[run.sh]
#!/bin/bash
# the make line also repeats each setting of config.mk as NAME=value (left out here)
make -C /OpenROAD-flow-scripts/flow DESIGN_CONFIG=/design/flow/config.mk WORK_HOME=/design/flow/orfs CLKGATE_MAP_FILE= finish
[config.mk]
export PLATFORM = sky130hd
export DESIGN_NAME = sort_top
export DESIGN_NICKNAME = sort_top
export VERILOG_FILES = /design/flow/design.v
export SDC_FILE = /design/flow/constraint.sdc
export NUM_CORES = 4
export LEC_CHECK = 0
export ABC_AREA = 0
export CAP_MARGIN = 20
export CELL_PAD_IN_SITES_DETAIL_PLACEMENT = 0
export CORE_ASPECT_RATIO = 0.59
export CORE_MARGIN = 3
export CORE_UTILIZATION = 58
export CTS_CLUSTER_SIZE = 90
export GPL_ROUTABILITY_DRIVEN = 1
export GPL_TIMING_DRIVEN = 1
export MAX_ROUTING_LAYER = met4
export PLACE_DENSITY = 0.35
export SLEW_MARGIN = 20
[constraint.sdc]
create_clock -name core_clock -period 41.2 [get_ports {clk}]
set_input_delay 8.2400 -clock core_clock [delete_from_list [all_inputs] [get_ports {clk}]]
set_output_delay 8.2400 -clock core_clock [all_outputs]
set_load 0.01 [all_outputs]
[design.v]
module sort_top (
  input             clk,
  input      [31:0] a, b, c, d, e, f,
  output reg [31:0] m, n, o, p, q, r
);
  reg  [31:0] a_q, b_q, c_q, d_q, e_q, f_q;
  wire [31:0] m_w, n_w, o_w, p_w, q_w, r_w;
  always @(posedge clk) begin
    a_q <= a; b_q <= b; c_q <= c; d_q <= d; e_q <= e; f_q <= f;
    m <= m_w; n <= n_w; o <= o_w; p <= p_w; q <= q_w; r <= r_w;
  end
  sort u_sort (
    .a(a_q), .b(b_q), .c(c_q), .d(d_q), .e(e_q), .f(f_q),
    .m(m_w), .n(n_w), .o(o_w), .p(p_w), .q(q_w), .r(r_w)
  );
endmodule

module sort(
  input [31:0]a,b,c,d,e,f,
  output reg [31:0]m,n,o,p,q,r);
  reg [31:0]mem[5:0];
  reg [31:0]t;
  always@(*)
    begin
      mem[0]=a;
      mem[1]=b;
      mem[2]=c;
      mem[3]=d;
      mem[4]=e;
      mem[5]=f;
      for(int i=0;i<6;i++)
        begin
          for(int j=0;j<5;j++)
            begin
              if(mem[j]<mem[j+1])
                begin
                  t = mem[j];
                  mem[j]=mem[j+1];
                  mem[j+1]=t;
                end
            end
        end
      m=mem[0];
      n=mem[1];
      o=mem[2];
      p=mem[3];
      q=mem[4];
      r=mem[5];
    end
endmodule
==> results_dict.tcl, run 1 <==
# implementation run metrics
set metrics [dict create \
    run_status "did not finish" \
    flow.stopped_at "global routing" \
    stop_error "[ERROR GRT-0232] Routing congestion too high. Check the congestion heatmap in the GUI." \
    place_worst_setup_slack_ps -3171 \
    chip_area_sq_um 91440 \
    ys_top_cells_by_count "1004 x sky130_fd_sc_hd__a21oi_1, 891 x sky130_fd_sc_hd__ha_1, 863 x sky130_fd_sc_hd__o21ai_0" \
    synth-edff-count 0 \
    mappedNetlistNets 8354 \
    synth-main-ff-cell "sky130_fd_sc_hd__dfxtp_1" \
    yosys.area.top_type "sky130_fd_sc_hd__ha_1" \
    synth-xor-area-share_pct 0 \
    yosysUniqueCellTypes 96 \
    numCtsBuffers 35 \
    globalplace.congestion 1.370 \
    synth.comb.largest_family "AND-OR/OR-AND gates" \
    yosys_warnings 3 \
    clock_path_buffers 3 \
    floorplan.core_util_pct 59.25 \
    globalRoute.totalOverflow 3017 \
    cts_max_level 2 \
    synthSimpleGateAreaFrac_pct 20.07 \
    place_hpwl_mm 237.0 \
    cts-root-buf "sky130_fd_sc_hd__clkbuf_16" \
    synth.most_common_cell "sky130_fd_sc_hd__a21oi_1" \
    synth_adder_area_share_pct 21.99 \
    synth_area_per_cell_sq_um 6.998 \
    cell_count_in_the_yosys_report 7270 \
    yosysSeqAreaShare_pct 15.11 \
    port_buffers 384 \
    synthArstFlopShare_pct 0 \
    chipWidth_um 391.6 \
    ys_chip_area_sq_um 50880 \
    postSynthRegisterBits 384 \
    num_rows 82 \
    post_synth_ao_oa_area_fraction_pct 27.12 \
    syn-cell-area_sq_um 50880 \
    floorplan.core_area_sq_um 85870 \
    cts.sinks 384 \
    floorplan.io_pins 385 \
    synth_largest_type_area_fraction_pct 21.91 \
    synth.area.mux_share_pct 9.574 \
    chipHeight_um 233.5 \
    synthCells 7270 \
    grt_use_total_pct 96.62 \
    topCellsByArea "sky130_fd_sc_hd__ha_1 22%, sky130_fd_sc_hd__dfxtp_1 15%, sky130_fd_sc_hd__a21oi_1 9.9%, sky130_fd_sc_hd__mux2i_1 8.7%, sky130_fd_sc_hd__o21ai_0 8.5%" \
    postCtsHoldBufs 0 \
]
[metrics by stage]
step,instances,cell area [sq um]
after detailed placement,11016,74950
after global placement,11016,74950
after CTS,11151,77910
after floorplan,7270,51060
[metal layers]
layer,GRT overflow,track usage [%]
met5,-,-
met4,590,97.61
met3,453,91.21
met2,1483,105.8
met1,491,92.32
[repair_timing]
item	in CTS
cloned	16
pin swaps	73
setup buffers	57
endpoints found under the setup margin	96
gates resized	283
==> run 2, diff against run 1 <==
Settings changed: ABC_AREA 0 to 1, CELL_PAD_IN_SITES_DETAIL_PLACEMENT 0 to not set, CORE_ASPECT_RATIO 0.59 to not set, CORE_MARGIN 3 to 2, CTS_CLUSTER_DIAMETER set to 227, CTS_CLUSTER_SIZE 90 to not set, GPL_ROUTABILITY_DRIVEN 1 to not set, GPL_TIMING_DRIVEN 1 to not set, PLACE_DENSITY 0.35 to not set, SETUP_SLACK_MARGIN set to -1.91, TNS_END_PERCENT set to 5.
Clock period 41.2 ns to 29.2 ns, I/O delays scaled along.
==> run 2 against run 1 <==
- the layout now fails its checks (setup timing)
- synthesized cell count increased by 7.5%
- area after synthesis fell by 5.4%
- die area down 6.7%
==> results_dict.tcl, run 2 <==
# collected from the flow reports
set metrics [dict create \
    remaining_drc_errors 0 \
    chip_area_sq_um 85290 \
    crit-reg2reg-launch "b_q[19]" \
    dpl-instance-area_sq_um 60100 \
    grt_use_total_pct 50.74 \
    maxSlewHeadroom_pct 16.79 \
    clock_path_buffers 3 \
    finalMaxSlewViolations 0 \
    worstSetupStartpoint "b_q[19]" \
    synthSimpleGateAreaFrac_pct 28.88 \
    hold_ws_ps 1835 \
    num_rows 105 \
    detailroute.via_count 62525 \
    slowest_delay_ps 660 \
    ff2ff_path_depth 162 \
    final_core_util_pct 75.94 \
    post_synth_ao_oa_area_fraction_pct 25.47 \
    pin_count_of_the_biggest_net_entering_global_routing 76 \
    area.growth.synth_to_final_pct 29.58 \
    nets 9993 \
    postSynthRegisterBits 384 \
    final-comb-area_sq_um 38000 \
    routedWlPerCell_um 21.98 \
    yosys_warnings 3 \
    synth.area.mux_share_pct 0 \
    detail-route-antenna-nets 0 \
    yosysUniqueCellTypes 38 \
    run_status "complete, but fails checks" \
    cell_count_in_the_yosys_report 7817 \
    cts.sinks 384 \
    clock.fmax_mhz 32.90 \
    cts-root-buf "sky130_fd_sc_hd__clkbuf_16" \
    regToRegSetupSlack_ps -1190 \
    critical_path.endpoint "r[24]" \
    chipHeight_um 292.0 \
    drt-initial-drc-count 8277 \
    crit_slowest_cell "sky130_fd_sc_hd__o21ai_1" \
    maxCapViolCount 0 \
    flop_area_sq_um 7687 \
    worst_path_arrival_time_ps 30870 \
    violations "setup timing" \
    place_worst_setup_slack_ps -2030 \
    fin_area_sq_um 62350 \
    critical-path-top-cell-by-count "sky130_fd_sc_hd__nand2_1" \
    globalRoute.totalOverflow 0 \
    mappedNetlistNets 8901 \
    yosys.area.top_type "sky130_fd_sc_hd__ha_1" \
    globalplace.congestion 1.220 \
    synth-main-ff-cell "sky130_fd_sc_hd__dfxtp_1" \
    hold_class "reg2reg" \
    worst_case_clock_skew_ps 19.69 \
    path_class "reg2reg" \
    critical_path.startpoint_type "flip-flop" \
    setup_viol_count_final 64 \
    synth_area_per_cell_sq_um 6.156 \
    synth.most_common_cell "sky130_fd_sc_hd__nand2_1" \
    initial_antenna_violation_count 7 \
    place_hpwl_mm 178.5 \
    ys_chip_area_sq_um 48120 \
    yosysSeqAreaShare_pct 15.98 \
    floorplan.io_pins 385 \
    final.period_utilization_pct 104.1 \
    synth-xor-area-share_pct 0 \
    drt-total-wl_mm 220.1 \
    critical_path.top_delay_family "AND-OR/OR-AND gates" \
    grt_first_pass_wirelength_mm 323.0 \
    synth-edff-count 0 \
    clock_network_latency_to_the_later_pin_of_the_worst_skew_pair_ps 600 \
    synth_adder_area_share_pct 23.17 \
    warning_count 28 \
    cts_max_level 2 \
    endpoint_kind "flip-flop" \
    syn-cell-area_sq_um 48120 \
    ys_top_cells_by_count "2707 x sky130_fd_sc_hd__nand2_1, 1741 x sky130_fd_sc_hd__o21ai_0, 891 x sky130_fd_sc_hd__ha_1" \
    synth.comb.largest_family "simple AND/OR/NAND/NOR gates" \
    tightestPinTransition_ps 1235 \
    synthArstFlopShare_pct 0 \
    final_report_hold_violation_count 0 \
    tritoncts "yes" \
    worst_hold_path.endpoint "r[6]" \
    synthCells 7817 \
    synth_largest_type_area_fraction_pct 23.17 \
    post-route-min-period_ps 30390 \
    hold_path_startpoint "f_q[6]" \
    number_of_buffer_and_inverter_stages_on_the_critical_path 39 \
    topCellsByArea "sky130_fd_sc_hd__ha_1 23%, sky130_fd_sc_hd__nand2_1 21%, sky130_fd_sc_hd__o21ai_0 18%, sky130_fd_sc_hd__dfxtp_1 16%, sky130_fd_sc_hd__a21oi_1 4.2%" \
    fillerInstances 6783 \
    path_depth 162 \
    floorplan.core_area_sq_um 82110 \
    grt_pass1_vias 55849 \
    fin_ws_ps -1191 \
    reg2reg_to "r[24]" \
    drtPass1Iterations 10 \
    viasPerCell 6.243 \
    port_buffers 384 \
    path_max_fanout 58 \
    worstHoldPathCells 12 \
    numCtsBuffers 38 \
    timing.critical_path.required_ps 29680 \
    chipWidth_um 292.0 \
    clk_pin_slew_ps 70 \
    floorplan.core_util_pct 58.61 \
]
## run 2: area by class of cell
| type | count | share of cell area [%] |
|---|---|---|
| Antenna cell | 7 | 0.02809 |
| Timing Repair Buffer | 1429 | 19.64 |
| Sequential cell | 384 | 12.33 |
| Timing Repair inverter | 3 | 0.05819 |
| Clock inverter | 19 | 0.4154 |
| Multi-Input combinational cell | 6640 | 60.94 |
| Tap cell | 1070 | 2.147 |
| Clock buffer | 50 | 1.732 |
| Inverter | 413 | 2.713 |
## run 2: metrics by stage
stage	TNS, ps	cells
final	-74150	10015
after CTS	-132930	9998
after detailed placement	-147340	9929
after global placement	-109100	9929
after floorplan	-112960	7817
after global routing	-198830	10014
## run 2: timing repair
item                                    4_1_cts  5_1_grt
buffers inserted                              0        7
endpoints found under the setup margin       64      128
cloned                                        0        5
gates resized                                 7      403
hold buffers                                  0        0
pin swaps                                     0        6
## run 2: per-layer routing
layer | vias to the layer above | global-route usage, % | part of all wire, %
met5 | - | - | 0
met4 | 0 | 50.36 | 13
met3 | 1700 | 14.35 | 12
met2 | 4241 | 78.16 | 43
met1 | 27518 | 51.15 | 33
li1 | 29066 | - | -
==> run 3, diff against run 2 <==
Settings changed: ABC_AREA 1 to not set, CTS_CLUSTER_DIAMETER 227 to 39, CTS_CLUSTER_SIZE set to 100, MAX_ROUTING_LAYER met4 to not set, SETUP_SLACK_MARGIN -1.91 to not set, TNS_END_PERCENT 5 to not set.
Clock period 29.2 ns to 44.0 ns, I/O delays scaled along.
==> run 3 against run 2 <==
- the run now fails in global routing
- synthesized cell count is 7.0% lower
- die area up 5.7%
- area after synthesis grew 5.7%
==> results_dict.tcl, run 3 <==
# implementation run metrics
set metrics [dict create \
    run_status "did not finish" \
    flow.stopped_at "global routing" \
    stop_error "[ERROR GRT-0232] Routing congestion too high. Check the congestion heatmap in the GUI." \
    cts.sinks 384 \
    port_buffers 384 \
    post_synth_ao_oa_area_fraction_pct 27.12 \
    mappedNetlistNets 8354 \
    place_hpwl_mm 202.3 \
    chipWidth_um 300.2 \
    synth.most_common_cell "sky130_fd_sc_hd__a21oi_1" \
    numCtsBuffers 47 \
    synth-main-ff-cell "sky130_fd_sc_hd__dfxtp_1" \
    synth_adder_area_share_pct 21.99 \
    chipHeight_um 300.2 \
    chip_area_sq_um 90110 \
    synth-edff-count 0 \
    num_rows 108 \
    dpl-instance-area_sq_um 65960 \
    synth.comb.largest_family "AND-OR/OR-AND gates" \
    synthSimpleGateAreaFrac_pct 20.07 \
    yosys.area.top_type "sky130_fd_sc_hd__ha_1" \
    globalRoute.totalOverflow 197 \
    yosysUniqueCellTypes 96 \
    synthCells 7270 \
    synth_area_per_cell_sq_um 6.998 \
    ys_top_cells_by_count "1004 x sky130_fd_sc_hd__a21oi_1, 891 x sky130_fd_sc_hd__ha_1, 863 x sky130_fd_sc_hd__o21ai_0" \
    cts-root-buf "sky130_fd_sc_hd__clkbuf_16" \
    yosys_warnings 3 \
    floorplan.io_pins 385 \
    cts_max_level 2 \
    grt_use_total_pct 72.95 \
    postCtsHoldBufs 0 \
    floorplan.core_util_pct 58.56 \
    topCellsByArea "sky130_fd_sc_hd__ha_1 22%, sky130_fd_sc_hd__dfxtp_1 15%, sky130_fd_sc_hd__a21oi_1 9.9%, sky130_fd_sc_hd__mux2i_1 8.7%, sky130_fd_sc_hd__o21ai_0 8.5%" \
    ys_chip_area_sq_um 50880 \
    cell_count_in_the_yosys_report 7270 \
    postSynthRegisterBits 384 \
    synthArstFlopShare_pct 0 \
    yosysSeqAreaShare_pct 15.11 \
    syn-cell-area_sq_um 50880 \
    globalplace.congestion 1.251 \
    floorplan.core_area_sq_um 86890 \
    synth_largest_type_area_fraction_pct 21.91 \
    synth.area.mux_share_pct 9.574 \
    synth-xor-area-share_pct 0 \
    clock_path_buffers 3 \
]
-- run 3: per-layer routing --
| layer | track usage, % | GRT overflow |
|---|---|---|
| met1 | 72.29 | 3 |
| met2 | 92.68 | 106 |
| met3 | 52.64 | 6 |
| met4 | 77.49 | 81 |
| met5 | 19.52 | 1 |
-- run 3: repair_timing --
item	4_1_cts
gates resized	56
gates cloned	4
endpoints found under the setup margin	64
setup buffers	2
pin swaps	6
hold endpoints to repair	0
-- run 3: through the flow --
step / hold slack, ps / utilization (%) / worst slack [ps] / instances
4_1_cts: 1630 / 78.21 / 60.30 / 9975
3_5_place_dp: 1521 / 75.91 / -1251 / 9883
2_1_floorplan: 1188 / - / 135.7 / 7270
3_3_place_gp: 1470 / 75.91 / 308.9 / 9883
==> run 4, diff against run 3 <==
Settings changed: ABC_AREA set to 0, CELL_PAD_IN_SITES_DETAIL_PLACEMENT set to 0, CORE_ASPECT_RATIO set to 0.88, CORE_UTILIZATION 58 to 71, CTS_CLUSTER_DIAMETER 39 to not set, CTS_CLUSTER_SIZE 100 to 54, GPL_ROUTABILITY_DRIVEN set to 1, GPL_TIMING_DRIVEN set to 1, MAX_ROUTING_LAYER set to met5, PLACE_DENSITY_LB_ADDON set to 0.24, SETUP_SLACK_MARGIN set to -0.83.
Clock period 44.0 ns to 16.6 ns, I/O delays scaled along.
==> run 4 against run 3 <==
- the flow stops in detailed placement
- synthesized cell count unchanged
- area after synthesis unchanged
- die area decreased by 18%
==> results_dict.tcl, run 4 <==
# implementation run metrics
set metrics [dict create \
    floorplan.core_util_pct 71.41 \
    num_rows 92 \
    synthArstFlopShare_pct 0 \
    yosysUniqueCellTypes 96 \
    topCellsByArea "sky130_fd_sc_hd__ha_1 22%, sky130_fd_sc_hd__dfxtp_1 15%, sky130_fd_sc_hd__a21oi_1 9.9%, sky130_fd_sc_hd__mux2i_1 8.7%, sky130_fd_sc_hd__o21ai_0 8.5%" \
    synth-edff-count 0 \
    stop_error "[ERROR DPL-0038] Utilization greater than 100%, impossible to legalize" \
    chipWidth_um 289.4 \
    cell_count_in_the_yosys_report 7270 \
    yosysSeqAreaShare_pct 15.11 \
    chip_area_sq_um 73820 \
    synth_adder_area_share_pct 21.99 \
    synthCells 7270 \
    ys_chip_area_sq_um 50880 \
    synth-main-ff-cell "sky130_fd_sc_hd__dfxtp_1" \
    globalplace.congestion 1.329 \
    ys_top_cells_by_count "1004 x sky130_fd_sc_hd__a21oi_1, 891 x sky130_fd_sc_hd__ha_1, 863 x sky130_fd_sc_hd__o21ai_0" \
    floorplan.io_pins 385 \
    yosys.area.top_type "sky130_fd_sc_hd__ha_1" \
    yosys_warnings 3 \
    flow.stopped_at "detailed placement" \
    synthSimpleGateAreaFrac_pct 20.07 \
    synth-xor-area-share_pct 0 \
    synth.most_common_cell "sky130_fd_sc_hd__a21oi_1" \
    synth.area.mux_share_pct 9.574 \
    port_buffers 384 \
    post_synth_ao_oa_area_fraction_pct 27.12 \
    synth_largest_type_area_fraction_pct 21.91 \
    synth.comb.largest_family "AND-OR/OR-AND gates" \
    run_status "did not finish" \
    syn-cell-area_sq_um 50880 \
    postSynthRegisterBits 384 \
    synth_area_per_cell_sq_um 6.998 \
    chipHeight_um 255.1 \
    floorplan.core_area_sq_um 71250 \
    mappedNetlistNets 8354 \
]
-- run 4: metrics by stage --
step	TNS (ps)
after global placement	-3508790
after floorplan	-3170820
==> run 5, diff against run 4 <==
Settings changed: CAP_MARGIN 20 to 0, CELL_PAD_IN_SITES_DETAIL_PLACEMENT 0 to 2, CORE_ASPECT_RATIO 0.88 to 0.91, CORE_MARGIN 2 to 6, CORE_UTILIZATION 71 to 70, CTS_CLUSTER_DIAMETER set to 156, CTS_CLUSTER_SIZE 54 to not set, GPL_ROUTABILITY_DRIVEN 1 to not set, GPL_TIMING_DRIVEN 1 to 0, MAX_ROUTING_LAYER met5 to not set, MIN_ROUTING_LAYER set to met1, PLACE_DENSITY_LB_ADDON 0.24 to 0.03, SETUP_SLACK_MARGIN -0.83 to 5.0.
Clock period 16.6 ns to 44.0 ns, I/O delays scaled along.
==> run 5 against run 4 <==
- the flow again stops in detailed placement
- area after synthesis stayed put
- synthesized cell count stayed put
- die area is 7.4% higher
==> results_dict.tcl, run 5 <==
# implementation run metrics
set metrics [dict create \
    run_status "did not finish" \
    synth_largest_type_area_fraction_pct 21.91 \
    yosysUniqueCellTypes 96 \
    synth_area_per_cell_sq_um 6.998 \
    mappedNetlistNets 8354 \
    stop_error "Error: detail_place.tcl, 38 bad optional access" \
    postSynthRegisterBits 384 \
    synth_adder_area_share_pct 21.99 \
    synth-xor-area-share_pct 0 \
    yosys.area.top_type "sky130_fd_sc_hd__ha_1" \
    floorplan.io_pins 385 \
    synth.comb.largest_family "AND-OR/OR-AND gates" \
    floorplan.core_area_sq_um 71330 \
    chipHeight_um 269.2 \
    synthArstFlopShare_pct 0 \
    port_buffers 384 \
    yosys_warnings 3 \
    globalplace.congestion 1.365 \
    chip_area_sq_um 79300 \
    ys_top_cells_by_count "1004 x sky130_fd_sc_hd__a21oi_1, 891 x sky130_fd_sc_hd__ha_1, 863 x sky130_fd_sc_hd__o21ai_0" \
    num_rows 93 \
    synth.most_common_cell "sky130_fd_sc_hd__a21oi_1" \
    synthCells 7270 \
    chipWidth_um 294.6 \
    syn-cell-area_sq_um 50880 \
    flow.stopped_at "detailed placement" \
    synth.area.mux_share_pct 9.574 \
    synth-edff-count 0 \
    cell_count_in_the_yosys_report 7270 \
    ys_chip_area_sq_um 50880 \
    floorplan.core_util_pct 71.33 \
    topCellsByArea "sky130_fd_sc_hd__ha_1 22%, sky130_fd_sc_hd__dfxtp_1 15%, sky130_fd_sc_hd__a21oi_1 9.9%, sky130_fd_sc_hd__mux2i_1 8.7%, sky130_fd_sc_hd__o21ai_0 8.5%" \
    post_synth_ao_oa_area_fraction_pct 27.12 \
    yosysSeqAreaShare_pct 15.11 \
    synthSimpleGateAreaFrac_pct 20.07 \
    synth-main-ff-cell "sky130_fd_sc_hd__dfxtp_1" \
]
==> run 5: stage by stage <==
step	setup slack (ps)	instances	cell area (sq um)	setup TNS (ps)
floorplan	5003	7270	51730	0
global placement	-4446	8604	56760	-335950
==> run 6, diff against run 5 <==
Settings changed: ABC_AREA 0 to not set, CAP_MARGIN 0 to 20, CELL_PAD_IN_SITES_DETAIL_PLACEMENT 2 to not set, CORE_ASPECT_RATIO 0.91 to not set, CORE_MARGIN 6 to 2, CORE_UTILIZATION 70 to 57, CTS_CLUSTER_DIAMETER 156 to not set, GPL_TIMING_DRIVEN 0 to not set, HOLD_SLACK_MARGIN set to 0.3, MIN_ROUTING_LAYER met1 to not set, PLACE_DENSITY_LB_ADDON 0.03 to not set, SETUP_SLACK_MARGIN 5.0 to -2.0, TNS_END_PERCENT set to 5.
Clock period 44.0 ns to 38.2 ns, I/O delays scaled along.
==> run 6 against run 5 <==
- die area is 16% higher
- area after synthesis is the same
- the flow stops in global routing
- synthesized cell count did not move
==> results_dict.tcl, run 6 <==
# implementation run metrics
set metrics [dict create \
    synth.comb.largest_family "AND-OR/OR-AND gates" \
    synth_largest_type_area_fraction_pct 21.91 \
    chipWidth_um 302.8 \
    synth-main-ff-cell "sky130_fd_sc_hd__dfxtp_1" \
    grt_use_total_pct 62.65 \
    numCtsBuffers 39 \
    synth.area.mux_share_pct 9.574 \
    cell_count_in_the_yosys_report 7270 \
    topCellsByArea "sky130_fd_sc_hd__ha_1 22%, sky130_fd_sc_hd__dfxtp_1 15%, sky130_fd_sc_hd__a21oi_1 9.9%, sky130_fd_sc_hd__mux2i_1 8.7%, sky130_fd_sc_hd__o21ai_0 8.5%" \
    yosys_warnings 3 \
    run_status "did not finish" \
    syn-cell-area_sq_um 50880 \
    mappedNetlistNets 8354 \
    stop_error "[ERROR GRT-0116] Global routing finished with congestion. Check the congestion regions in the DRC Viewer." \
    chipHeight_um 302.8 \
    floorplan.core_util_pct 57.57 \
    synth-edff-count 0 \
    yosysUniqueCellTypes 96 \
    globalRoute.totalOverflow 28 \
    synth_adder_area_share_pct 21.99 \
    postSynthRegisterBits 384 \
    yosys.area.top_type "sky130_fd_sc_hd__ha_1" \
    place_hpwl_mm 209.6 \
    ys_top_cells_by_count "1004 x sky130_fd_sc_hd__a21oi_1, 891 x sky130_fd_sc_hd__ha_1, 863 x sky130_fd_sc_hd__o21ai_0" \
    synth_area_per_cell_sq_um 6.998 \
    post_synth_ao_oa_area_fraction_pct 27.12 \
    ys_chip_area_sq_um 50880 \
    chip_area_sq_um 91670 \
    num_rows 109 \
    postCtsHoldBufs 0 \
    cts.sinks 384 \
    port_buffers 384 \
    synthCells 7270 \
    yosysSeqAreaShare_pct 15.11 \
    synthArstFlopShare_pct 0 \
    cts-root-buf "sky130_fd_sc_hd__clkbuf_16" \
    globalplace.congestion 1.197 \
    clock_path_buffers 3 \
    floorplan.io_pins 385 \
    flow.stopped_at "global routing" \
    synth-xor-area-share_pct 0 \
    synthSimpleGateAreaFrac_pct 20.07 \
    synth.most_common_cell "sky130_fd_sc_hd__a21oi_1" \
    floorplan.core_area_sq_um 88370 \
    cts_max_level 2 \
    place_worst_setup_slack_ps -3911 \
]
==> run 6: layer usage <==
| layer | overflow | global-route usage [%] |
|---|---|---|
| met1 | 0 | 60.75 |
| met2 | 15 | 88.53 |
| met3 | 1 | 36.38 |
| met4 | 12 | 68.25 |
| met5 | 0 | 3.623 |
==> run 6: repair_timing <==
action | in CTS
setup buffers | 32
gates resized | 102
cloned | 13
setup endpoints to repair | 64
pin swaps | 33
==> run 6: through the flow <==
step	area, sq um	hold WS [ps]	instances	utilization [%]
2_1_floorplan	51220	1188	7270	-
3_3_place_gp	75190	1756	11090	85.08
3_5_place_dp	75190	1850	11090	85.08
4_1_cts	77090	1895	11188	87.24
==> run 7, diff against run 6 <==
Settings changed: CORE_ASPECT_RATIO set to 0.5, CORE_UTILIZATION 57 to 40, CTS_CLUSTER_DIAMETER set to 381, CTS_CLUSTER_SIZE set to 31, HOLD_SLACK_MARGIN 0.3 to 0.28, SETUP_SLACK_MARGIN -2.0 to -1.02.
Clock period 38.2 ns to 44.0 ns, I/O delays scaled along.
==> run 7 against run 6 <==
- area after synthesis did not move
- die area rose by 42%
- the run now finishes clean
- synthesized cell count is the same
==> results_dict.tcl, run 7 <==
# collected from the flow reports
set metrics [dict create \
    drt-total-wl_mm 238.0 \
    synth.most_common_cell "sky130_fd_sc_hd__a21oi_1" \
    mappedNetlistNets 8354 \
    floorplan.core_util_pct 40.37 \
    floorplan.core_area_sq_um 126000 \
    tightestPinTransition_ps 1224 \
    critical_path.top_delay_family "AND-OR/OR-AND gates" \
    yosys.area.top_type "sky130_fd_sc_hd__ha_1" \
    numCtsBuffers 16 \
    synth.area.mux_share_pct 9.574 \
    synth-xor-area-share_pct 0 \
    globalRoute.totalOverflow 0 \
    hold_class "reg2reg" \
    final.period_utilization_pct 95.96 \
    place_hpwl_mm 206.5 \
    worst_hold_path.endpoint "q[26]" \
    synthSimpleGateAreaFrac_pct 20.07 \
    area.growth.synth_to_final_pct 30.79 \
    diodes 0 \
    warning_count 26 \
    chipWidth_um 508.4 \
    synth-edff-count 0 \
    worst_case_clock_skew_ps 33.51 \
    fin_cells 10279 \
    grt_pass1_vias 52988 \
    cts.sinks 384 \
    synth_largest_type_area_fraction_pct 21.91 \
    postCtsHoldBufs 0 \
    endpoint_kind "flip-flop" \
    postSynthRegisterBits 384 \
    drtPass1Iterations 6 \
    maxSlewHeadroom_pct 17.69 \
    post_synth_ao_oa_area_fraction_pct 27.12 \
    post-route-min-period_ps 42220 \
    synth-main-ff-cell "sky130_fd_sc_hd__dfxtp_1" \
    floorplan.io_pins 385 \
    chipHeight_um 256.2 \
    yosysUniqueCellTypes 96 \
    maxCapViolCount 0 \
    reg2reg_to "q[12]" \
    path_max_fanout 45 \
    placed_cells_incl_taps 10229 \
    synth_area_per_cell_sq_um 6.998 \
    route.top_layer_used "met5" \
    path_class "reg2reg" \
    detailroute.wirelength.met3_mm 15.48 \
    path_depth 208 \
    critical-path-top-cell-by-count "sky130_fd_sc_hd__o21ai_0" \
    fillerInstances 12751 \
    final_report_hold_violation_count 0 \
    final_core_util_pct 52.79 \
    worstSetupStartpoint "b_q[30]" \
    final-comb-area_sq_um 40900 \
    number_of_buffer_and_inverter_stages_on_the_critical_path 27 \
    flop_area_sq_um 7687 \
    critical_path.startpoint_type "flip-flop" \
    clock_path_buffers 3 \
    chip_area_sq_um 130200 \
    ys_chip_area_sq_um 50880 \
    critical_path.endpoint "q[12]" \
    nets 9671 \
    port_buffers 384 \
    yosysSeqAreaShare_pct 15.11 \
    detail-route-antenna-nets 0 \
    remaining_drc_errors 0 \
    clk_pin_slew_ps 120 \
    cts-root-buf "sky130_fd_sc_hd__clkbuf_16" \
    grt_first_pass_wirelength_mm 340.0 \
    cts_max_level 1 \
    timing.critical_path.required_ps 44460 \
    setup_total_negative_slack_ps 0 \
    clock_network_latency_to_the_later_pin_of_the_worst_skew_pair_ps 610 \
    dr_wl_met2_mm 104.5 \
    drt-initial-drc-count 5900 \
    yosys_warnings 3 \
    viasPerCell 5.675 \
    ff2ff_path_depth 208 \
    pin_count_of_the_biggest_net_entering_global_routing 66 \
    hold_path_startpoint "f_q[26]" \
    synthArstFlopShare_pct 0 \
    wl_met1_mm 107.2 \
    topCellsByArea "sky130_fd_sc_hd__ha_1 22%, sky130_fd_sc_hd__dfxtp_1 15%, sky130_fd_sc_hd__a21oi_1 9.9%, sky130_fd_sc_hd__mux2i_1 8.7%, sky130_fd_sc_hd__o21ai_0 8.5%" \
    grt_use_total_pct 34.57 \
    clock.fmax_mhz 23.68 \
    worst_path_arrival_time_ps 42680 \
    synth.comb.largest_family "AND-OR/OR-AND gates" \
    detailroute.via_count 58330 \
    regToRegSetupSlack_ps 1780 \
    worstHoldPathCells 10 \
    ys_top_cells_by_count "1004 x sky130_fd_sc_hd__a21oi_1, 891 x sky130_fd_sc_hd__ha_1, 863 x sky130_fd_sc_hd__o21ai_0" \
    crit-reg2reg-launch "b_q[30]" \
    initial_antenna_violation_count 1 \
    synthCells 7270 \
    tritoncts "yes" \
    cell_count_in_the_yosys_report 7270 \
    synth_adder_area_share_pct 21.99 \
    finalMaxSlewViolations 0 \
    slowest_delay_ps 620 \
    setup_viol_count_final 0 \
    syn-cell-area_sq_um 50880 \
    num_rows 92 \
    routedWlPerCell_um 23.15 \
    run_status "timing/DRC/antenna clean" \
    crit_slowest_cell "sky130_fd_sc_hd__or4_4" \
    globalplace.congestion 1.060 \
]
-- run 7: stage by stage --
stage / setup WS, ps / area, sq um / hold WS (ps)
final: 1778 / 66550 / 1708
after global routing: -1170 / 66550 / 1907
after CTS: -626.6 / 65690 / 1691
after detailed placement: -562.0 / 65250 / 1653
after global placement: -18.49 / 65250 / 1615
after floorplan: -34.33 / 50880 / 1188
-- run 7: repair_timing --
item / 4_1_cts / 5_1_grt
resized: 0 / 147
buffers inserted: 0 / 22
setup endpoints to repair: 0 / 96
-- run 7: metal layers --
layer | GRT usage (%) | vias to the layer above
met1 | 47.42 | 27001
met2 | 55.78 | 2221
met3 | 3.351 | 379
li1 | - | 28727
met5 | 0 | -
met4 | 12.99 | 2
-- run 7: layout make-up --
cell class	count	share of cell area, %
Inverter	459	2.589
Sequential cell	384	11.55
Timing Repair Buffer	1643	20.55
Clock buffer	17	0.6393
Clock inverter	1	0.03008
Tap cell	1692	3.181
Multi-Input combinational cell	6083	61.46
==> run 8, diff against run 7 <==
Settings changed: CORE_ASPECT_RATIO 0.5 to not set, CORE_UTILIZATION 40 to 57, CTS_CLUSTER_DIAMETER 381 to not set, CTS_CLUSTER_SIZE 31 to not set, HOLD_SLACK_MARGIN 0.28 to not set, SETUP_SLACK_MARGIN -1.02 to -2.0, SLEW_MARGIN 20 to 0.
Clock period 44.0 ns to 38.3 ns, I/O delays scaled along.
==> run 8 against run 7 <==
- the flow now stops in global routing
- area after synthesis is the same
- die area shrank 30%
- synthesized cell count is the same
==> results_dict.tcl, run 8 <==
# implementation run metrics
set metrics [dict create \
    synth_largest_type_area_fraction_pct 21.91 \
    num_rows 109 \
    placed_cells_incl_taps 11179 \
    postCtsHoldBufs 0 \
    yosysUniqueCellTypes 96 \
    grt_use_total_pct 77.82 \
    clock_path_buffers 3 \
    port_buffers 384 \
    chip_area_sq_um 91670 \
    ys_chip_area_sq_um 50880 \
    synthArstFlopShare_pct 0 \
    cts-root-buf "sky130_fd_sc_hd__clkbuf_16" \
    synthSimpleGateAreaFrac_pct 20.07 \
    synth.area.mux_share_pct 9.574 \
    stop_error "[ERROR GRT-0116] Global routing finished with congestion. Check the congestion regions in the DRC Viewer." \
    run_status "did not finish" \
    globalplace.congestion 1.231 \
    mappedNetlistNets 8354 \
    synth.most_common_cell "sky130_fd_sc_hd__a21oi_1" \
    synth-main-ff-cell "sky130_fd_sc_hd__dfxtp_1" \
    yosysSeqAreaShare_pct 15.11 \
    cell_count_in_the_yosys_report 7270 \
    place_hpwl_mm 215.2 \
    synth-edff-count 0 \
    ys_top_cells_by_count "1004 x sky130_fd_sc_hd__a21oi_1, 891 x sky130_fd_sc_hd__ha_1, 863 x sky130_fd_sc_hd__o21ai_0" \
    post_synth_ao_oa_area_fraction_pct 27.12 \
    synth_area_per_cell_sq_um 6.998 \
    synth-xor-area-share_pct 0 \
    chipWidth_um 302.8 \
    dpl-instance-area_sq_um 75820 \
    floorplan.io_pins 385 \
    postSynthRegisterBits 384 \
    synthCells 7270 \
    synth.comb.largest_family "AND-OR/OR-AND gates" \
    flow.stopped_at "global routing" \
    yosys.area.top_type "sky130_fd_sc_hd__ha_1" \
    syn-cell-area_sq_um 50880 \
    synth_adder_area_share_pct 21.99 \
    floorplan.core_util_pct 57.57 \
    numCtsBuffers 39 \
    cts.sinks 384 \
    floorplan.core_area_sq_um 88370 \
    topCellsByArea "sky130_fd_sc_hd__ha_1 22%, sky130_fd_sc_hd__dfxtp_1 15%, sky130_fd_sc_hd__a21oi_1 9.9%, sky130_fd_sc_hd__mux2i_1 8.7%, sky130_fd_sc_hd__o21ai_0 8.5%" \
    globalRoute.totalOverflow 465 \
    yosys_warnings 3 \
    chipHeight_um 302.8 \
    cts_max_level 2 \
]
## run 8: layer usage
metal  track usage [%]  overflow
met5             27.90         2
met4             80.73       202
met3             63.70         6
met2             95.04       253
met1             75.71         2
## run 8: through the flow
stage          setup slack [ps]  hold slack [ps]
2_1_floorplan             -1968             1188
3_3_place_gp              -2274             1730
3_5_place_dp              -4760             1786
4_1_cts                   -2021             1846
## run 8: repair_timing
action	4_1_cts
endpoints found under the hold margin	0
buffers inserted	72
endpoints found under the setup margin	77
gates cloned	19
gates resized	253
pin swaps	46
==> run 9, diff against run 8 <==
Settings changed: ABC_AREA set to 0, CELL_PAD_IN_SITES_DETAIL_PLACEMENT set to 0, CORE_ASPECT_RATIO set to 0.59, CORE_MARGIN 2 to 3, CORE_UTILIZATION 57 to 42, CTS_CLUSTER_SIZE set to 46, GPL_ROUTABILITY_DRIVEN set to 1, GPL_TIMING_DRIVEN set to 0, MAX_ROUTING_LAYER set to met5, PLACE_DENSITY_LB_ADDON set to 0.24, SETUP_SLACK_MARGIN -2.0 to not set, SLEW_MARGIN 0 to 20, TNS_END_PERCENT 5 to not set.
Clock period 38.3 ns to 23.8 ns, I/O delays scaled along.
==> run 9 against run 8 <==
- now fails the layout checks on setup timing
- die area up 37%
- area after synthesis unchanged
- synthesized cell count unchanged
==> results_dict.tcl, run 9 <==
# collected from the flow reports
set metrics [dict create \
    run_status "complete, but fails checks" \
    violations "setup timing" \
    critical_path.endpoint "r[17]" \
    critical-path-top-cell-by-count "sky130_fd_sc_hd__ha_1" \
    ys_top_cells_by_count "1004 x sky130_fd_sc_hd__a21oi_1, 891 x sky130_fd_sc_hd__ha_1, 863 x sky130_fd_sc_hd__o21ai_0" \
    synthCells 7270 \
    synth.most_common_cell "sky130_fd_sc_hd__a21oi_1" \
    floorplan.io_pins 385 \
    slowest_delay_ps 1060 \
    floorplan.core_util_pct 42.60 \
    postSynthRegisterBits 384 \
    yosysSeqAreaShare_pct 15.11 \
    grt_pass1_vias 56303 \
    place_worst_setup_slack_ps -29180 \
    globalplace.congestion 1.214 \
    synth.comb.largest_family "AND-OR/OR-AND gates" \
    worstSetupStartpoint "b_q[27]" \
    chip_area_sq_um 125500 \
    topCellsByArea "sky130_fd_sc_hd__ha_1 22%, sky130_fd_sc_hd__dfxtp_1 15%, sky130_fd_sc_hd__a21oi_1 9.9%, sky130_fd_sc_hd__mux2i_1 8.7%, sky130_fd_sc_hd__o21ai_0 8.5%" \
    cts_max_level 2 \
    worst_path_arrival_time_ps 45210 \
    routedWlPerCell_um 32.21 \
    final_report_hold_violation_count 0 \
    reg2reg_to "r[17]" \
    ff2ff_path_depth 203 \
    detail-route-antenna-nets 0 \
    setup_viol_count_final 192 \
    synth-main-ff-cell "sky130_fd_sc_hd__dfxtp_1" \
    cell_count_in_the_yosys_report 7270 \
    mappedNetlistNets 8354 \
    worstHoldPathCells 11 \
    rsz_0062_raised_after_global_routing "true" \
    synth-edff-count 0 \
    yosysUniqueCellTypes 96 \
    worst_case_clock_skew_ps 20.11 \
    syn-cell-area_sq_um 50880 \
    area.growth.synth_to_final_pct 37.11 \
    clock_network_latency_to_the_later_pin_of_the_worst_skew_pair_ps 640 \
    nets 9162 \
    synth-xor-area-share_pct 0 \
    post_synth_ao_oa_area_fraction_pct 27.12 \
    cts.sinks 384 \
    path_depth 203 \
    finalMaxSlewViolations 0 \
    synth_largest_type_area_fraction_pct 21.91 \
    tightestPinTransition_ps 1370 \
    regToRegSetupSlack_ps -20900 \
    synth_area_per_cell_sq_um 6.998 \
    endpoint_kind "flip-flop" \
    placed_cells_incl_taps 9247 \
    maxCapViolCount 0 \
    tritoncts "yes" \
    place_hpwl_mm 258.1 \
    yosys_warnings 3 \
    critical_path.top_delay_family "AND-OR/OR-AND gates" \
    crit-reg2reg-launch "b_q[27]" \
    hold_path_startpoint "f_q[25]" \
    chipHeight_um 273.3 \
    path_class "reg2reg" \
    clock.fmax_mhz 22.37 \
    drt-initial-drc-count 12439 \
    synthArstFlopShare_pct 0 \
    path_max_fanout 11 \
    globalRoute.totalOverflow 0 \
    timing.critical_path.required_ps 24310 \
    floorplan.core_area_sq_um 119400 \
    drt-total-wl_mm 312.5 \
    fin_cells 9701 \
    fillerInstances 10960 \
    drtPass1Iterations 8 \
    grt_first_pass_wirelength_mm 419.9 \
    critical_path.startpoint_type "flip-flop" \
    remaining_drc_errors 0 \
    fin_ws_ps -20900 \
    chipWidth_um 459.1 \
    numCtsBuffers 37 \
    warning_count 29 \
    clk_pin_slew_ps 70 \
    synthSimpleGateAreaFrac_pct 20.07 \
    detailroute.via_count 64179 \
    ys_chip_area_sq_um 50880 \
    initial_antenna_violation_count 3 \
    clock_path_buffers 3 \
    synth.area.mux_share_pct 9.574 \
    num_rows 97 \
    maxSlewHeadroom_pct 7.700 \
    postCtsHoldBufs 0 \
    viasPerCell 6.616 \
    yosys.area.top_type "sky130_fd_sc_hd__ha_1" \
    post-route-min-period_ps 44700 \
    number_of_buffer_and_inverter_stages_on_the_critical_path 40 \
    grt_use_total_pct 46.73 \
    hold_class "reg2reg" \
    final_core_util_pct 58.42 \
    crit_slowest_cell "sky130_fd_sc_hd__o21ai_0" \
    pin_count_of_the_biggest_net_entering_global_routing 16 \
    synth_adder_area_share_pct 21.99 \
    final.period_utilization_pct 187.8 \
    worst_hold_path.endpoint "p[25]" \
    port_buffers 384 \
    cts-root-buf "sky130_fd_sc_hd__clkbuf_16" \
]
-- run 9: area by class of cell --
class / instances / area [sq um] / area share, %
timing repair buffer: 770 / 7301 / 10.47
buffer: 351 / 3236 / 4.638
tap: 1584 / 1982 / 2.841
antenna: 10 / 25.02 / 0.03587
multi-input combinational: 6075 / 46510 / 66.67
clock inverter: 17 / 227.7 / 0.3264
sequential: 384 / 7696 / 11.03
clock buffer: 51 / 1059 / 1.517
inverter: 459 / 1725 / 2.473
-- run 9: through the flow --
stage | hold WS (ps) | cell area (sq um) | TNS, ps
global placement | 1658 | 58680 | -4696260
floorplan | 1175 | 52860 | -1788420
global route | 1769 | 69740 | -3165770
finish | 1713 | 69760 | -3115250
detailed placement | 1691 | 58860 | -4610040
CTS | 1685 | 67160 | -2718930
-- run 9: timing repair --
item	4_1_cts	5_1_grt
gates resized	1130	371
gates cloned	10	5
pin swaps	151	128
setup endpoints to repair	192	192
setup buffers	240	122
-- run 9: per-layer routing --
layer,global-route usage [%],part of all wire [%],vias to the layer above
met4,4.492,1.1,55
met5,9.231,0.77,-
met2,49.00,31,5446
met3,38.95,23,395
met1,68.26,44,30503
li1,-,-,27780
==> run 10, diff against run 9 <==
Settings changed: ABC_AREA 0 to not set, CELL_PAD_IN_SITES_DETAIL_PLACEMENT 0 to not set, CORE_ASPECT_RATIO 0.59 to not set, CORE_MARGIN 3 to 2, CORE_UTILIZATION 42 to 57, CTS_CLUSTER_SIZE 46 to not set, GPL_ROUTABILITY_DRIVEN 1 to not set, GPL_TIMING_DRIVEN 0 to not set, MAX_ROUTING_LAYER met5 to not set, PLACE_DENSITY_LB_ADDON 0.24 to not set, SETUP_SLACK_MARGIN set to 5.0.
Clock period 23.8 ns to 34.8 ns, I/O delays scaled along.
==> run 10 against run 9 <==
- the flow now stops in clock tree synthesis
- area after synthesis is the same
- synthesized cell count is the same
- die area shrank 27%
==> results_dict.tcl, run 10 <==
# implementation run metrics
set metrics [dict create \
    synth_adder_area_share_pct 21.99 \
    run_status "did not finish" \
    synth_largest_type_area_fraction_pct 21.91 \
    dpl-instance-area_sq_um 79610 \
    synthSimpleGateAreaFrac_pct 20.07 \
    port_buffers 384 \
    synthArstFlopShare_pct 0 \
    post_synth_ao_oa_area_fraction_pct 27.12 \
    chipWidth_um 302.8 \
    yosys_warnings 3 \
    yosysUniqueCellTypes 96 \
    placed_cells_incl_taps 11526 \
    topCellsByArea "sky130_fd_sc_hd__ha_1 22%, sky130_fd_sc_hd__dfxtp_1 15%, sky130_fd_sc_hd__a21oi_1 9.9%, sky130_fd_sc_hd__mux2i_1 8.7%, sky130_fd_sc_hd__o21ai_0 8.5%" \
    chip_area_sq_um 91670 \
    syn-cell-area_sq_um 50880 \
    cell_count_in_the_yosys_report 7270 \
    ys_chip_area_sq_um 50880 \
    num_rows 109 \
    synth_area_per_cell_sq_um 6.998 \
    synthCells 7270 \
    ys_top_cells_by_count "1004 x sky130_fd_sc_hd__a21oi_1, 891 x sky130_fd_sc_hd__ha_1, 863 x sky130_fd_sc_hd__o21ai_0" \
    floorplan.core_util_pct 57.57 \
    yosys.area.top_type "sky130_fd_sc_hd__ha_1" \
    flow.stopped_at "clock tree synthesis" \
    floorplan.io_pins 385 \
    yosysSeqAreaShare_pct 15.11 \
    synth-main-ff-cell "sky130_fd_sc_hd__dfxtp_1" \
    synth.comb.largest_family "AND-OR/OR-AND gates" \
    synth.most_common_cell "sky130_fd_sc_hd__a21oi_1" \
    postSynthRegisterBits 384 \
    globalplace.congestion 1.215 \
    synth-edff-count 0 \
    floorplan.core_area_sq_um 88370 \
    synth.area.mux_share_pct 9.574 \
    chipHeight_um 302.8 \
    stop_error "[ERROR DPL-0033] detailed placement checks failed during check placement." \
    synth-xor-area-share_pct 0 \
    place_hpwl_mm 230.9 \
    mappedNetlistNets 8354 \
]
==> run 10: through the flow <==
stage	hold WS, ps	setup slack (ps)	utilization (%)
floorplan	1175	-2132	-
global placement	1993	-3875	90.08
detailed placement	2126	-6675	90.08
==> run 11, diff against run 10 <==
Settings changed: CORE_UTILIZATION 57 to 61, MAX_ROUTING_LAYER set to met4, SETUP_SLACK_MARGIN 5.0 to not set.
Clock period 34.8 ns to 40.8 ns, I/O delays scaled along.
==> run 11 against run 10 <==
- the run fails in global routing
- die area shrank 6.5%
- synthesized cell count unchanged
- area after synthesis unchanged
==> results_dict.tcl, run 11 <==
# implementation run metrics
set metrics [dict create \
    run_status "did not finish" \
    flow.stopped_at "global routing" \
    stop_error "[ERROR GRT-0232] Routing congestion too high. Check the congestion heatmap in the GUI." \
    numCtsBuffers 38 \
    synth.area.mux_share_pct 9.574 \
    globalplace.congestion 1.292 \
    cts.sinks 384 \
    post_synth_ao_oa_area_fraction_pct 27.12 \
    synth_area_per_cell_sq_um 6.998 \
    cell_count_in_the_yosys_report 7270 \
    synth-edff-count 0 \
    clock_path_buffers 3 \
    ys_top_cells_by_count "1004 x sky130_fd_sc_hd__a21oi_1, 891 x sky130_fd_sc_hd__ha_1, 863 x sky130_fd_sc_hd__o21ai_0" \
    synthCells 7270 \
    synthSimpleGateAreaFrac_pct 20.07 \
    chipWidth_um 292.8 \
    cts-root-buf "sky130_fd_sc_hd__clkbuf_16" \
    globalRoute.totalOverflow 892 \
    synthArstFlopShare_pct 0 \
    num_rows 105 \
    synth-xor-area-share_pct 0 \
    syn-cell-area_sq_um 50880 \
    yosys.area.top_type "sky130_fd_sc_hd__ha_1" \
    synth.most_common_cell "sky130_fd_sc_hd__a21oi_1" \
    chipHeight_um 292.8 \
    place_hpwl_mm 187.8 \
    mappedNetlistNets 8354 \
    grt_use_total_pct 80.20 \
    ys_chip_area_sq_um 50880 \
    floorplan.io_pins 385 \
    yosysUniqueCellTypes 96 \
    synth_largest_type_area_fraction_pct 21.91 \
    port_buffers 384 \
    yosys_warnings 3 \
    floorplan.core_area_sq_um 82370 \
    postCtsHoldBufs 0 \
    chip_area_sq_um 85730 \
    floorplan.core_util_pct 61.77 \
    synth_adder_area_share_pct 21.99 \
    dpl-instance-area_sq_um 63190 \
    synth-main-ff-cell "sky130_fd_sc_hd__dfxtp_1" \
    cts_max_level 2 \
    yosysSeqAreaShare_pct 15.11 \
    synth.comb.largest_family "AND-OR/OR-AND gates" \
    postSynthRegisterBits 384 \
    topCellsByArea "sky130_fd_sc_hd__ha_1 22%, sky130_fd_sc_hd__dfxtp_1 15%, sky130_fd_sc_hd__a21oi_1 9.9%, sky130_fd_sc_hd__mux2i_1 8.7%, sky130_fd_sc_hd__o21ai_0 8.5%" \
]
## run 11: what timing repair did
| action | CTS |
|---|---|
| pin swaps | 18 |
| cloned | 7 |
| buffers inserted | 33 |
| setup endpoints to repair | 64 |
| gates resized | 131 |
## run 11: per-layer routing
metal	track usage [%]	GRT overflow
met5	-	-
met3	65.04	19
met4	77.79	264
met2	96.21	587
met1	77.52	22
## run 11: per-stage QoR
step,worst slack [ps],std cells
2_1_floorplan,16.41,7270
3_3_place_gp,-912.2,9420
3_5_place_dp,-2445,9420
4_1_cts,7.187,9529
==> run 12, diff against run 11 <==
Settings changed: MAX_ROUTING_LAYER met4 to not set.
Clock period 40.8 ns to 42.8 ns, I/O delays scaled along.
==> run 12 against run 11 <==
- the flow again stops in global routing
- synthesized cell count did not move
- area after synthesis did not move
- die area did not move
==> results_dict.tcl, run 12 <==
# implementation run metrics
set metrics [dict create \
    topCellsByArea "sky130_fd_sc_hd__ha_1 22%, sky130_fd_sc_hd__dfxtp_1 15%, sky130_fd_sc_hd__a21oi_1 9.9%, sky130_fd_sc_hd__mux2i_1 8.7%, sky130_fd_sc_hd__o21ai_0 8.5%" \
    chipWidth_um 292.8 \
    synth_adder_area_share_pct 21.99 \
    yosysSeqAreaShare_pct 15.11 \
    chip_area_sq_um 85730 \
    dpl-instance-area_sq_um 62030 \
    flow.stopped_at "global routing" \
    ys_top_cells_by_count "1004 x sky130_fd_sc_hd__a21oi_1, 891 x sky130_fd_sc_hd__ha_1, 863 x sky130_fd_sc_hd__o21ai_0" \
    yosysUniqueCellTypes 96 \
    yosys_warnings 3 \
    synthCells 7270 \
    port_buffers 384 \
    synth.most_common_cell "sky130_fd_sc_hd__a21oi_1" \
    synth-xor-area-share_pct 0 \
    synthSimpleGateAreaFrac_pct 20.07 \
    mappedNetlistNets 8354 \
    syn-cell-area_sq_um 50880 \
    postSynthRegisterBits 384 \
    run_status "did not finish" \
    cts-root-buf "sky130_fd_sc_hd__clkbuf_16" \
    synth_largest_type_area_fraction_pct 21.91 \
    synth_area_per_cell_sq_um 6.998 \
    grt_use_total_pct 64.46 \
    synth.comb.largest_family "AND-OR/OR-AND gates" \
    postCtsHoldBufs 0 \
    floorplan.core_util_pct 61.77 \
    yosys.area.top_type "sky130_fd_sc_hd__ha_1" \
    post_synth_ao_oa_area_fraction_pct 27.12 \
    ys_chip_area_sq_um 50880 \
    cell_count_in_the_yosys_report 7270 \
    synthArstFlopShare_pct 0 \
    stop_error "[ERROR GRT-0232] Routing congestion too high. Check the congestion heatmap in the GUI." \
    globalRoute.totalOverflow 29 \
    synth-main-ff-cell "sky130_fd_sc_hd__dfxtp_1" \
    synth.area.mux_share_pct 9.574 \
    globalplace.congestion 1.248 \
    numCtsBuffers 38 \
    chipHeight_um 292.8 \
    cts_max_level 2 \
    place_hpwl_mm 185.3 \
    clock_path_buffers 3 \
    num_rows 105 \
    floorplan.core_area_sq_um 82370 \
    place_worst_setup_slack_ps -903.6 \
    floorplan.io_pins 385 \
    cts.sinks 384 \
    synth-edff-count 0 \
]
-- run 12: per-stage QoR --
stage | utilization, % | TNS, ps | std cells
CTS | 77.09 | 0 | 9361
detailed placement | 75.30 | -55720 | 9287
global placement | 75.30 | 0 | 9287
floorplan | - | 0 | 7270
-- run 12: routing by layer --
metal,GRT usage [%],GRT overflow
met3,41.84,0
met5,17.70,0
met4,62.68,16
met2,86.40,12
met1,65.20,1
-- run 12: what timing repair did --
| item | 4_1_cts |
|---|---|
| endpoints found under the setup margin | 64 |
| resized | 24 |
| gates cloned | 3 |
| buffers inserted | 1 |
| pin swaps | 2 |
==> run 13, diff against run 12 <==
Settings changed: ABC_AREA set to 0, CELL_PAD_IN_SITES_DETAIL_PLACEMENT set to 0, CELL_PAD_IN_SITES_GLOBAL_PLACEMENT set to 2, CORE_ASPECT_RATIO set to 0.71, CORE_UTILIZATION 61 to 40, CTS_CLUSTER_DIAMETER set to 300, CTS_CLUSTER_SIZE set to 17, MAX_ROUTING_LAYER set to met5, MIN_ROUTING_LAYER set to met2, PLACE_DENSITY_LB_ADDON set to 0.18, SETUP_SLACK_MARGIN set to 5.0, TNS_END_PERCENT set to 70.
Clock period 42.8 ns to 44.0 ns, I/O delays scaled along.
==> run 13 against run 12 <==
- the flow again stops in global routing
- synthesized cell count unchanged
- die area rose by 52%
- area after synthesis is the same
==> results_dict.tcl, run 13 <==
# implementation run metrics
set metrics [dict create \
    yosysUniqueCellTypes 96 \
    chip_area_sq_um 130100 \
    synth-xor-area-share_pct 0 \
    ys_chip_area_sq_um 50880 \
    yosys.area.top_type "sky130_fd_sc_hd__ha_1" \
    port_buffers 384 \
    cts-root-buf "sky130_fd_sc_hd__clkbuf_16" \
    place_hpwl_mm 237.3 \
    synth-edff-count 0 \
    topCellsByArea "sky130_fd_sc_hd__ha_1 22%, sky130_fd_sc_hd__dfxtp_1 15%, sky130_fd_sc_hd__a21oi_1 9.9%, sky130_fd_sc_hd__mux2i_1 8.7%, sky130_fd_sc_hd__o21ai_0 8.5%" \
    floorplan.core_area_sq_um 126500 \
    floorplan.io_pins 385 \
    synth.comb.largest_family "AND-OR/OR-AND gates" \
    cts_max_level 1 \
    floorplan.core_util_pct 40.23 \
    post_synth_ao_oa_area_fraction_pct 27.12 \
    postSynthRegisterBits 384 \
    stop_error "[ERROR GRT-0116] Global routing finished with congestion. Check the congestion regions in the DRC Viewer." \
    num_rows 110 \
    synthArstFlopShare_pct 0 \
    yosysSeqAreaShare_pct 15.11 \
    clock_path_buffers 3 \
    yosys_warnings 3 \
    synthSimpleGateAreaFrac_pct 20.07 \
    synthCells 7270 \
    flow.stopped_at "global routing" \
    postCtsHoldBufs 0 \
    globalplace.congestion 1.496 \
    synth_area_per_cell_sq_um 6.998 \
    numCtsBuffers 26 \
    chipHeight_um 304.5 \
    synth_adder_area_share_pct 21.99 \
    ys_top_cells_by_count "1004 x sky130_fd_sc_hd__a21oi_1, 891 x sky130_fd_sc_hd__ha_1, 863 x sky130_fd_sc_hd__o21ai_0" \
    synth.most_common_cell "sky130_fd_sc_hd__a21oi_1" \
    synth.area.mux_share_pct 9.574 \
    cell_count_in_the_yosys_report 7270 \
    globalRoute.totalOverflow 4711 \
    placed_cells_incl_taps 10823 \
    synth_largest_type_area_fraction_pct 21.91 \
    chipWidth_um 427.3 \
    mappedNetlistNets 8354 \
    run_status "did not finish" \
    grt_use_total_pct 83.21 \
    synth-main-ff-cell "sky130_fd_sc_hd__dfxtp_1" \
    cts.sinks 384 \
    syn-cell-area_sq_um 50880 \
]
run 13: timing repair:
action | CTS
endpoints found under the hold margin | 0
setup buffers | 113
cloned | 26
setup endpoints to repair | 120
pin swaps | 85
gates resized | 420
run 13: per-layer routing:
metal	overflow	global-route usage, %
met1	-	-
met2	51	79.50
met3	4277	109.5
met4	61	48.68
met5	322	81.07
run 13: per-stage QoR:
step	instance area (sq um)	setup WS, ps
after CTS	73910	4153
after detailed placement	70240	-420.9
after global placement	70230	224.8
after floorplan	51730	5003
==> run 14, diff against run 13 <==
Settings changed: CELL_PAD_IN_SITES_GLOBAL_PLACEMENT 2 to not set, CORE_ASPECT_RATIO 0.71 to 0.59, CORE_MARGIN 2 to 3, CORE_UTILIZATION 40 to 31, CTS_CLUSTER_DIAMETER 300 to not set, CTS_CLUSTER_SIZE 17 to 46, GPL_ROUTABILITY_DRIVEN set to 0, GPL_TIMING_DRIVEN set to 0, MIN_ROUTING_LAYER met2 to not set, PLACE_DENSITY_LB_ADDON 0.18 to 0.24, SETUP_SLACK_MARGIN 5.0 to not set, TNS_END_PERCENT 70 to not set.
Clock period 44.0 ns to 29.1 ns, I/O delays scaled along.
==> run 14 against run 13 <==
- the layout now fails its checks (setup timing)
- synthesized cell count unchanged
- die area up 30%
- area after synthesis stayed put
==> results_dict.tcl, run 14 <==
# collected from the flow reports
set metrics [dict create \
    run_status "complete, but fails checks" \
    violations "setup timing" \
    final.period_utilization_pct 148.2 \
    chipHeight_um 317.2 \
    yosysUniqueCellTypes 96 \
    reg2reg_to "q[5]" \
    synth-xor-area-share_pct 0 \
    ys_top_cells_by_count "1004 x sky130_fd_sc_hd__a21oi_1, 891 x sky130_fd_sc_hd__ha_1, 863 x sky130_fd_sc_hd__o21ai_0" \
    number_of_buffer_and_inverter_stages_on_the_critical_path 40 \
    critical_path.startpoint_type "flip-flop" \
    detail-route-antenna-nets 0 \
    place_worst_setup_slack_ps -20450 \
    nets 9290 \
    grt_first_pass_wirelength_mm 391.3 \
    hold_class "reg2reg" \
    path_depth 214 \
    ys_chip_area_sq_um 50880 \
    worstSetupStartpoint "a_q[26]" \
    timing.critical_path.required_ps 29600 \
    floorplan.core_area_sq_um 162000 \
    maxCapViolCount 0 \
    ff2ff_path_depth 214 \
    yosys.area.top_type "sky130_fd_sc_hd__ha_1" \
    grt_pass1_vias 56618 \
    fin_ws_ps -14020 \
    synth-edff-count 0 \
    worst_hold_path.endpoint "n[29]" \
    synth_adder_area_share_pct 21.99 \
    initial_antenna_violation_count 12 \
    slowest_delay_ps 780 \
    setup_viol_count_final 192 \
    postSynthRegisterBits 384 \
    regToRegSetupSlack_ps -14020 \
    worst_path_arrival_time_ps 43630 \
    cts-root-buf "sky130_fd_sc_hd__clkbuf_16" \
    final_report_hold_violation_count 0 \
    maxSlewHeadroom_pct 14.51 \
    synth.most_common_cell "sky130_fd_sc_hd__a21oi_1" \
    syn-cell-area_sq_um 50880 \
    critical-path-top-cell-by-count "sky130_fd_sc_hd__buf_4" \
    detailroute.via_count 64323 \
    endpoint_kind "flip-flop" \
    yosys_warnings 3 \
    synth.comb.largest_family "AND-OR/OR-AND gates" \
    worstHoldPathCells 10 \
    pin_count_of_the_biggest_net_entering_global_routing 16 \
    post-route-min-period_ps 43120 \
    critical_path.endpoint "q[5]" \
    port_buffers 384 \
    hold_path_startpoint "f_q[29]" \
    yosysSeqAreaShare_pct 15.11 \
    path_class "reg2reg" \
    topCellsByArea "sky130_fd_sc_hd__ha_1 22%, sky130_fd_sc_hd__dfxtp_1 15%, sky130_fd_sc_hd__a21oi_1 9.9%, sky130_fd_sc_hd__mux2i_1 8.7%, sky130_fd_sc_hd__o21ai_0 8.5%" \
    critical_path.top_delay_family "AND-OR/OR-AND gates" \
    path_max_fanout 10 \
    tritoncts "yes" \
    area.growth.synth_to_final_pct 42.18 \
    cell_count_in_the_yosys_report 7270 \
    synth.area.mux_share_pct 9.574 \
    globalRoute.totalOverflow 0 \
    rsz_0062_raised_after_global_routing "true" \
    synth_area_per_cell_sq_um 6.998 \
    warning_count 29 \
    viasPerCell 6.170 \
    remaining_drc_errors 0 \
    clock_network_latency_to_the_later_pin_of_the_worst_skew_pair_ps 670 \
    clock.fmax_mhz 23.19 \
    chipWidth_um 533.4 \
    drt-initial-drc-count 11723 \
    floorplan.io_pins 385 \
    floorplan.core_util_pct 31.40 \
    synth-main-ff-cell "sky130_fd_sc_hd__dfxtp_1" \
    numCtsBuffers 39 \
    crit-reg2reg-launch "a_q[26]" \
    chip_area_sq_um 169200 \
    cts_max_level 2 \
    synthCells 7270 \
    clk_pin_slew_ps 70 \
    cts.sinks 384 \
    tightestPinTransition_ps 1278 \
    clock_path_buffers 3 \
    mappedNetlistNets 8354 \
    synth_largest_type_area_fraction_pct 21.91 \
    synthSimpleGateAreaFrac_pct 20.07 \
    routedWlPerCell_um 27.61 \
    grt_use_total_pct 31.09 \
    synthArstFlopShare_pct 0 \
    crit_slowest_cell "sky130_fd_sc_hd__o21ai_0" \
    worst_case_clock_skew_ps 31.84 \
    num_rows 113 \
    drt-total-wl_mm 287.8 \
    drtPass1Iterations 9 \
    post_synth_ao_oa_area_fraction_pct 27.12 \
    finalMaxSlewViolations 0 \
    place_hpwl_mm 230.0 \
]
-- run 14: routing by layer --
metal,up-vias,share of wire (%),GRT usage (%)
li1,28028,-,-
met1,30368,42,43.58
met2,5231,36,38.77
met3,668,20,20.23
met4,28,2.2,4.936
met5,-,0.35,1.848
-- run 14: through the flow --
stage,instances,hold slack [ps],instance area (sq um),setup TNS (ps),utilization [%]
final,10425,1839,72340,-1815020,44.65
after global routing,10422,1964,72330,-1915380,44.64
after CTS,10149,1804,66910,-1591600,41.30
after detailed placement,9844,1788,59530,-2985230,36.74
after global placement,9839,1780,59430,-2864920,36.68
after floorplan,7270,1175,52860,-807620,-
-- run 14: area by class of cell --
cell class	count	area, sq um
fillers	15952	89690
multi-input cells	6075	47290
repair buffers	903	8374
flip-flops and latches	384	7697
plain buffers	344	3124
well taps	2185	2734
inverters	459	1728
clock buffers	51	1081
clock inverters	19	295.3
diodes	5	12.51
-- run 14: repair_timing --
item	CTS	global route
endpoints found under the setup margin	192	192
hold buffers	0	0
gates cloned	9	18
gates resized	928	866
setup buffers	229	258
pin swaps	145	233
